// blockRunner
module blockRunner(
    input wire CLK,              
    input wire RST_BTN,          
    output wire VGA_HS_O,        
    output wire VGA_VS_O,        
    output reg [3:0] VGA_R,      
    output reg [3:0] VGA_G,      
    output reg [3:0] VGA_B,      
    output wire a, ba, c, d, e, f, g,
    output wire a1, ba1, c1, d1, e1, f1, g1,
    output wire a2, ba2, c2, d2, e2, f2, g2,
    output wire a3, ba3, c3, d3, e3, f3, g3,
    input SW0,
    input KEY0,
    input KEY1,
    input KEY2,
    input KEY3
    );
    wire rst = ~RST_BTN;     
    reg [15:0] cnt;
    reg pix_stb;
    always @(posedge CLK)
        if (RST_BTN == 1'b0)
            {pix_stb, cnt} <= 17'd0;
        else
            {pix_stb, cnt} <= cnt + 16'h8000;   
    wire [9:0] x;   
    wire [8:0] y;   
    vga640x480 display (
        .i_clk(CLK),
        .i_pix_stb(pix_stb),
        .i_rst(rst),
        .o_hs(VGA_HS_O),
        .o_vs(VGA_VS_O),
        .o_x(x),
        .o_y(y)
    );
   	wire backDrop, sun, moon, cloud, cloud2, cloud3;
   	assign backDrop = ((x > 0) & (y > 300) & (x < 640) & (y < 477)) ? 1 : 0;
	assign sun = ((x > 475) & (y > 50) & (x < 550) & (y < 125)) ? 1 : 0;
	assign moon = ((x > 475) & (y > 50) & (x < 550) & (y < 125)) ? 1 : 0;
	assign cloud = ((x > cloud1X) & (x < cloud1Width + cloud1X) & (y > 75) & (y < 125)) ? 1 : 0;
	assign cloud2 = ((x > cloud2X) & (x < cloud2Width + cloud2X) & (y > 100) & (y < 150)) ? 1 : 0;
	assign cloud3 = ((x > cloud3X) & (x < cloud3Width + cloud3X) & (y > 85) & (y < 135)) ? 1 : 0;
	assign star = ((x > 20) & (x < 25) & (y > 50) & (y < 55)) ? 1 : 0;
	assign star1 = ((x > 70) & (x < 75) & (y > 125) & (y < 130)) ? 1 : 0;
	assign star2 = ((x > 100) & (x < 105) & (y > 30) & (y < 35)) ? 1 : 0;
	assign star3 = ((x > 150) & (x < 155) & (y > 65) & (y < 70)) ? 1 : 0;
	assign star4 = ((x > 200) & (x < 205) & (y > 20) & (y < 25)) ? 1 : 0;
	assign star5 = ((x > 240) & (x < 245) & (y > 80) & (y < 85)) ? 1 : 0;
	assign star6 = ((x > 300) & (x < 305) & (y > 90) & (y < 95)) ? 1 : 0;
	assign star7 = ((x > 340) & (x < 345) & (y > 40) & (y < 45)) ? 1 : 0;
	assign star8 = ((x > 410) & (x < 415) & (y > 75) & (y < 80)) ? 1 : 0;
  ...
Size: ~3400 cells after synthesis, about 49 I/O pins.
==> flow/config.mk <==
export PLATFORM = sky130hd
export DESIGN_NAME = blockRunner
export DESIGN_NICKNAME = blockRunner
export VERILOG_FILES = /design/flow/design.v
export SDC_FILE = /design/flow/constraint.sdc
export NUM_CORES = 4
export LEC_CHECK = 0
export ABC_AREA = 1
export CAP_MARGIN = 10
export CORE_MARGIN = 2
export CORE_UTILIZATION = 70
export CTS_CLUSTER_SIZE = 75
export HOLD_SLACK_MARGIN = -0.09
export SETUP_SLACK_MARGIN = -0.26
export SLEW_MARGIN = 20
==> flow/constraint.sdc <==
create_clock -name core_clock -period 4.62 [get_ports {CLK}]
set_input_delay 0.9240 -clock core_clock [delete_from_list [all_inputs] [get_ports {CLK}]]
set_output_delay 0.9240 -clock core_clock [all_outputs]
set_load 0.01 [all_outputs]
run.sh (not shown) runs the stock make flow with config.mk's settings and CLKGATE_MAP_FILE=.
The first run completed and failed the layout checks on setup timing.
Next try:
==> flow/config.mk (replaced) <==
export PLATFORM = sky130hd
export DESIGN_NAME = blockRunner
export DESIGN_NICKNAME = blockRunner
export VERILOG_FILES = /design/flow/design.v
export SDC_FILE = /design/flow/constraint.sdc
export NUM_CORES = 4
export LEC_CHECK = 0
export CAP_MARGIN = 20
export CORE_MARGIN = 2
export CORE_UTILIZATION = 70
export SETUP_SLACK_MARGIN = -0.27
export SLEW_MARGIN = 20
==> flow/constraint.sdc (replaced) <==
create_clock -name core_clock -period 4.64 [get_ports {CLK}]
set_input_delay 0.9280 -clock core_clock [delete_from_list [all_inputs] [get_ports {CLK}]]
set_output_delay 0.9280 -clock core_clock [all_outputs]
set_load 0.01 [all_outputs]
Outcome:
- The new run finished but failed the layout checks on setup timing
- wire length came out higher by 15%
- worst setup slack got worse by 0.36 ns
- critical path depth drops by 4
- register-to-register slack loses 0.77 ns
- global-route usage climbs by 3.1 points
- clock-buffer cell count went up by 9
- hold slack improves by 0.015 ns
Next try:
--- a/flow/config.mk
+++ b/flow/config.mk
@@ -8,5 +8,4 @@
 export CAP_MARGIN = 20
 export CORE_MARGIN = 2
-export CORE_UTILIZATION = 70
-export SETUP_SLACK_MARGIN = -0.27
+export CORE_UTILIZATION = 40
 export SLEW_MARGIN = 20
==> flow/constraint.sdc (replaced) <==
create_clock -name core_clock -period 5.84 [get_ports {CLK}]
set_input_delay 1.1680 -clock core_clock [delete_from_list [all_inputs] [get_ports {CLK}]]
set_output_delay 1.1680 -clock core_clock [all_outputs]
set_load 0.01 [all_outputs]
After rerunning:
- The new run produced a clean layout
- power went down by a quarter to a third
- global-route usage decreases by 22 points
- final area is lower by a few percent
Next try:
--- a/flow/config.mk
+++ b/flow/config.mk
@@ -9,3 +9,4 @@
 export CORE_MARGIN = 2
 export CORE_UTILIZATION = 40
+export SETUP_SLACK_MARGIN = 1.05
 export SLEW_MARGIN = 20
==> flow/constraint.sdc (replaced) <==
create_clock -name core_clock -period 8.31 [get_ports {CLK}]
set_input_delay 1.6620 -clock core_clock [delete_from_list [all_inputs] [get_ports {CLK}]]
set_output_delay 1.6620 -clock core_clock [all_outputs]
set_load 0.01 [all_outputs]
Result: Sequential power shrinks by a quarter to a third. Die size is unchanged. Wire length went down by a few percent. Worst setup slack gains 1.1 ns.

== JK ==
Starting RTL as in the previous note.
clock: 14.9 ns
lec_check: 0
cap_margin: 5
cell_pad_in_sites_detail_placement: 2
cell_pad_in_sites_global_placement: 0
core_margin: 8
core_utilization: 68
cts_cluster_diameter: 291
max_routing_layer: met4
min_routing_layer: met2
place_density_lb_addon: 0.05
slew_margin: 20
tns_end_percent: 60
Tool error DPL-0033 stopped JK during detailed placement (3_5_place_dp); no final results.
Edits applied to the flow inputs when going from JK to MS:
- changing CORE_UTILIZATION from 68 to 70
- removing CTS_CLUSTER_DIAMETER (formerly 291)
- removing MIN_ROUTING_LAYER (formerly met2)
- changing CAP_MARGIN from 5 to 20
- removing MAX_ROUTING_LAYER (formerly met4)
- setting CTS_CLUSTER_SIZE to 24 for the first time
- removing CELL_PAD_IN_SITES_GLOBAL_PLACEMENT (formerly 0)
- changing CORE_MARGIN from 8 to 2
- removing CELL_PAD_IN_SITES_DETAIL_PLACEMENT (formerly 2)
- removing PLACE_DENSITY_LB_ADDON (formerly 0.05)
- removing TNS_END_PERCENT (formerly 60)
- changing the clock period (ns, I/O delays scaled along) from 14.9 to 6.38
### Flow results
Looking at the reports, MS completed the entire flow and the layout it produced met the timing, DRC and antenna checks.
Die span in y: MS vs JK down about 7%
Reported for MS and JK, number of cells produced by synthesis turned out identical to the last digit.
Delta (MS minus JK): post-synthesis share of cell area spent on and-or and or-and gates has remained practically unchanged, xor-xnor portion of the synthesized cell area comparable, post-synth design cell area held steady, cell count in the Yosys report was more or less identical.
Going from JK to MS, number of rows in the core area shows a reduction of about 1.4%, area of the core down 2.8%, initial cell density of the core rose 2.0 points.
The die of MS is smaller than the one used in JK.
Between MS and JK, it is MS whose routability congestion estimate is lower, by 9.4%.
Edits applied to the flow inputs when going from MS to AL:
- clearing CTS_CLUSTER_SIZE, which used to be 24
- swapping 70 for 40 in CORE_UTILIZATION
- swapping 6.38 for 8.31 in the clock period (ns, I/O delays scaled along)
Notes after the runs:
- No run among MS and AL stopped early or left any final violation; all are clean.
- [AL] global routing usage summed across all routing layers fell 16 points relative to MS
- Hold slack came out lower on AL than on MS.
- Looking at vertical die dimension across AL and MS, the one that comes out lower is MS.
- Changes observed in AL relative to MS: detailed-route via count has decreased; leakage power of the design went down by 2.4%.
--- input diff AL..TR ---
- changing CORE_UTILIZATION from 40 to 68
- setting SETUP_SLACK_MARGIN to -0.47 for the first time
- setting CTS_CLUSTER_SIZE to 47 for the first time
- changing the clock period (ns, I/O delays scaled along) from 8.31 to 4.65
--- outcome ---
- In TR the implementation completed, yet the final layout does not meet the checks, the culprit being setup timing.
- The non-clock buffer count in TR sits 328 above the value recorded for AL.
- Placeable core area: TR < AL
- b1X[1] as the first element of the critical path was reported by TR, and display.h_count[7] by AL.
- | sequential share of layout area | lower: TR |
- Diff AL -> TR: global-route usage over all layers increased 23 points; cell resize tally after clock tree synthesis increased 95.
[inputs] PW vs TR
- clearing SETUP_SLACK_MARGIN, which used to be -0.47
- swapping 68 for 66 in CORE_UTILIZATION
- swapping 4.65 for 6.75 in the clock period (ns, I/O delays scaled along)
==> results <==
Looking at the reports, PW completed the entire flow and the layout it produced met the timing, DRC and antenna checks. PW -> TR: average instance area after synthesis delta 0, exact match. For TR, the launching element of the worst setup path was b1X[1], unlike PW, where it was display.h_count[7]. Going from TR to PW, die footprint shows an increase of about 3%; sequential power shows a reduction of 30%; non-filler instance count after layout shows a reduction of about 7%. Compared with TR, PW shows a met3 demand-to-capacity share in global routing that is 3.5 points lower. Looking only at number of placement rows, and setting everything else aside, the lower value of PW and TR goes to TR.

Starting RTL as in the previous note.
Settings: LEC_CHECK=0, ABC_AREA=1, CAP_MARGIN=35, CELL_PAD_IN_SITES_DETAIL_PLACEMENT=2, CORE_MARGIN=7, CORE_UTILIZATION=40, CTS_CLUSTER_SIZE=84, MAX_ROUTING_LAYER=met4, SETUP_SLACK_MARGIN=0.16, SLEW_MARGIN=0, TNS_END_PERCENT=15; clock period 10.0 ns.
Change:
Settings changed: ABC_AREA 1 to default, CAP_MARGIN 35 to 20, CELL_PAD_IN_SITES_DETAIL_PLACEMENT 2 to default, CORE_MARGIN 7 to 2, CORE_UTILIZATION 40 to 9, CTS_CLUSTER_SIZE 84 to default, MAX_ROUTING_LAYER met4 to default, SETUP_SLACK_MARGIN 0.16 to default, SLEW_MARGIN 0 to 20, TNS_END_PERCENT 15 to default.
Clock period 10.0 ns to 10.9 ns, I/O delays scaled along.
After rerunning: The new run went through all stages and came out clean; total power drops by about 25%; clock skew is higher by 11 ps; utilization fell by 33 points; cell count climbs by 53%.
Change:
Settings changed: CORE_UTILIZATION 9 to 70, CTS_CLUSTER_SIZE from default to 47, SETUP_SLACK_MARGIN from default to 0.65.
Clock period 10.9 ns to 4.45 ns, I/O delays scaled along.
- Now the flow never finished: it broke off in 5_1_grt
- synthesized cell count is unchanged
- die size is lower by 87%
- synthesized area is unchanged
Change:
Settings changed: CORE_UTILIZATION 70 to 64, CTS_CLUSTER_SIZE 47 to default, SETUP_SLACK_MARGIN 0.65 to 1.98.
Clock period 4.45 ns to 7.38 ns, I/O delays scaled along.
Effect:
- This time the run ran to the end with no violations
- die area increases by 9.2%
- area after synthesis stays the same
- synthesized cell count stays the same

blockRunner again, from the RTL that the note above started with.
clock: 9.35 ns
lec_check: 0
cap_margin: 5
cell_pad_in_sites_global_placement: 1
core_aspect_ratio: 0.53
core_margin: 2
core_utilization: 28
gpl_timing_driven: 1
max_routing_layer: met4
setup_slack_margin: 2.27
slew_margin: 20
tns_end_percent: 35
The starting point passed the timing, DRC and antenna checks.
Change:
- CAP_MARGIN: 5 -> 20
- CELL_PAD_IN_SITES_GLOBAL_PLACEMENT: 1 -> unset
- CORE_ASPECT_RATIO: 0.53 -> unset
- CORE_UTILIZATION: 28 -> 17
- GPL_TIMING_DRIVEN: 1 -> unset
- MAX_ROUTING_LAYER: met4 -> unset
- SETUP_SLACK_MARGIN: 2.27 -> unset
- TNS_END_PERCENT: 35 -> unset
- clock period: 9.35 -> 8.31 ns (I/O delays scaled with it)
After rerunning:
- cell count rises by 17%
- routed wire length falls by 16%
- setup slack is worse by 2.0 ns
- sequential share of layout area falls by 0.61 points
- final area rises by 2.0%
- sequential cell count does not change
- utilization falls by 12 points
- non-clock buffer count falls by 62
Change:
- ABC_AREA: unset -> 1
- CORE_UTILIZATION: 17 -> 62
- clock period: 8.31 -> 3.58 ns (I/O delays scaled with it)
- This time the run finished but fails on negative setup slack
- cell area goes up by roughly a tenth
- routed wire length increases by about a fifth
- synthesized area is higher by a few percent

Starting RTL as in the previous note.
clock: 4.62 ns
lec_check: 0
abc_area: 1
cap_margin: 0
core_margin: 2
core_utilization: 70
cts_cluster_size: 73
hold_slack_margin: -0.1
setup_slack_margin: 1.18
slew_margin: 20
The baseline completed, yet does not pass: setup timing.
Change:
- CAP_MARGIN: 0 -> 10
- HOLD_SLACK_MARGIN: -0.1 -> -0.09
- SETUP_SLACK_MARGIN: 1.18 -> not set
- SLEW_MARGIN: 20 -> 5
What happened: The changed run completed, yet does not pass: setup timing; die area is unchanged; synthesized cell count does not change; total power decreases by 4.7%; global-route usage decreases by 1.7 points.

Starting RTL as in the previous note.
// blockRunner
module blockRunner(
    input wire CLK,              
    input wire RST_BTN,          
    output wire VGA_HS_O,        
    output wire VGA_VS_O,        
    output reg [3:0] VGA_R,      
    output reg [3:0] VGA_G,      
    output reg [3:0] VGA_B,      
    output wire a, ba, c, d, e, f, g,
    output wire a1, ba1, c1, d1, e1, f1, g1,
    output wire a2, ba2, c2, d2, e2, f2, g2,
    output wire a3, ba3, c3, d3, e3, f3, g3,
    input SW0,
    input KEY0,
    input KEY1,
    input KEY2,
    input KEY3
    );
export LEC_CHECK = 0
export ABC_AREA = 1
export CAP_MARGIN = 20
export CELL_PAD_IN_SITES_GLOBAL_PLACEMENT = 3
export CORE_MARGIN = 2
export CORE_UTILIZATION = 71
export CTS_CLUSTER_DIAMETER = 23
export MIN_ROUTING_LAYER = met2
export SETUP_SLACK_MARGIN = 0.81
export SLEW_MARGIN = 35
export TNS_END_PERCENT = 60
create_clock -name core_clock -period 6.06 [get_ports {CLK}]
The baseline failed in 3_1_place_gp_skip_io (GPL-0301).
==> next run, changes <==
CELL_PAD_IN_SITES_GLOBAL_PLACEMENT = default   (was 3)
CORE_UTILIZATION = 70   (was 71)
CTS_CLUSTER_DIAMETER = default   (was 23)
HOLD_SLACK_MARGIN = -0.09   (was default)
MIN_ROUTING_LAYER = default   (was met2)
SETUP_SLACK_MARGIN = 0.99   (was 0.81)
SLEW_MARGIN = 20   (was 35)
TNS_END_PERCENT = default   (was 60)
clock period = 5.6 ns   (was 6.06 ns; I/O delays follow)
Result:
- This time the run went through all stages and came out clean
- synthesized area stays the same
- die area increases by 1.4%
- synthesized cell count stays the same

Starting RTL as in the previous note.
clock: 10.0 ns
lec_check: 0
abc_area: 1
cap_margin: 25
cell_pad_in_sites_detail_placement: 2
cell_pad_in_sites_global_placement: 2
core_aspect_ratio: 0.6
core_margin: 7
core_utilization: 40
cts_cluster_size: 84
gpl_routability_driven: 0
gpl_timing_driven: 0
max_routing_layer: met5
setup_slack_margin: 0.16
slew_margin: 0
tns_end_percent: 15
The first run ran to the end with no violations.
==> next run, changes <==
Settings changed: ABC_AREA 1 to not set, CAP_MARGIN 25 to 15, CELL_PAD_IN_SITES_GLOBAL_PLACEMENT 2 to not set, CORE_ASPECT_RATIO 0.6 to not set, CORE_MARGIN 7 to 8, CORE_UTILIZATION 40 to 68, CTS_CLUSTER_DIAMETER set to 291, CTS_CLUSTER_SIZE 84 to not set, GPL_ROUTABILITY_DRIVEN 0 to not set, GPL_TIMING_DRIVEN 0 to not set, MAX_ROUTING_LAYER met5 to met4, MIN_ROUTING_LAYER set to met1, PLACE_DENSITY_LB_ADDON set to 0.05, SETUP_SLACK_MARGIN 0.16 to not set, SLEW_MARGIN 0 to 20, TNS_END_PERCENT 15 to 60.
Result: The new run ended with an error in detailed placement (3_5_place_dp); synthesized cell count decreases by 16%; area after synthesis decreases by 2.1%; die area goes down by 40%.
==> next run, changes <==
Settings changed: CORE_MARGIN 8 to 6, CTS_CLUSTER_DIAMETER 291 to not set, MIN_ROUTING_LAYER met1 to met2, PLACE_DENSITY_LB_ADDON 0.05 to not set, TNS_END_PERCENT 60 to not set.
What happened: The new run aborted during detailed placement (3_5_place_dp). Die area came out lower by a few percent. Area after synthesis stays the same. Synthesized cell count stays the same.
==> next run, changes <==
Settings changed: CELL_PAD_IN_SITES_DETAIL_PLACEMENT 2 to not set, CORE_MARGIN 6 to 2, CTS_CLUSTER_SIZE set to 47, HOLD_SLACK_MARGIN set to -0.04, MAX_ROUTING_LAYER met4 to not set, MIN_ROUTING_LAYER met2 to not set, SETUP_SLACK_MARGIN set to 1.15.
Clock period 10.0 ns to 4.65 ns, I/O delays scaled along.
Now the flow produced a layout that fails on setup timing.
Die size decreases by a little under a tenth.
Synthesized cell count does not change.
Synthesized area is unchanged.
Power is estimated from default activity; no workload was simulated.
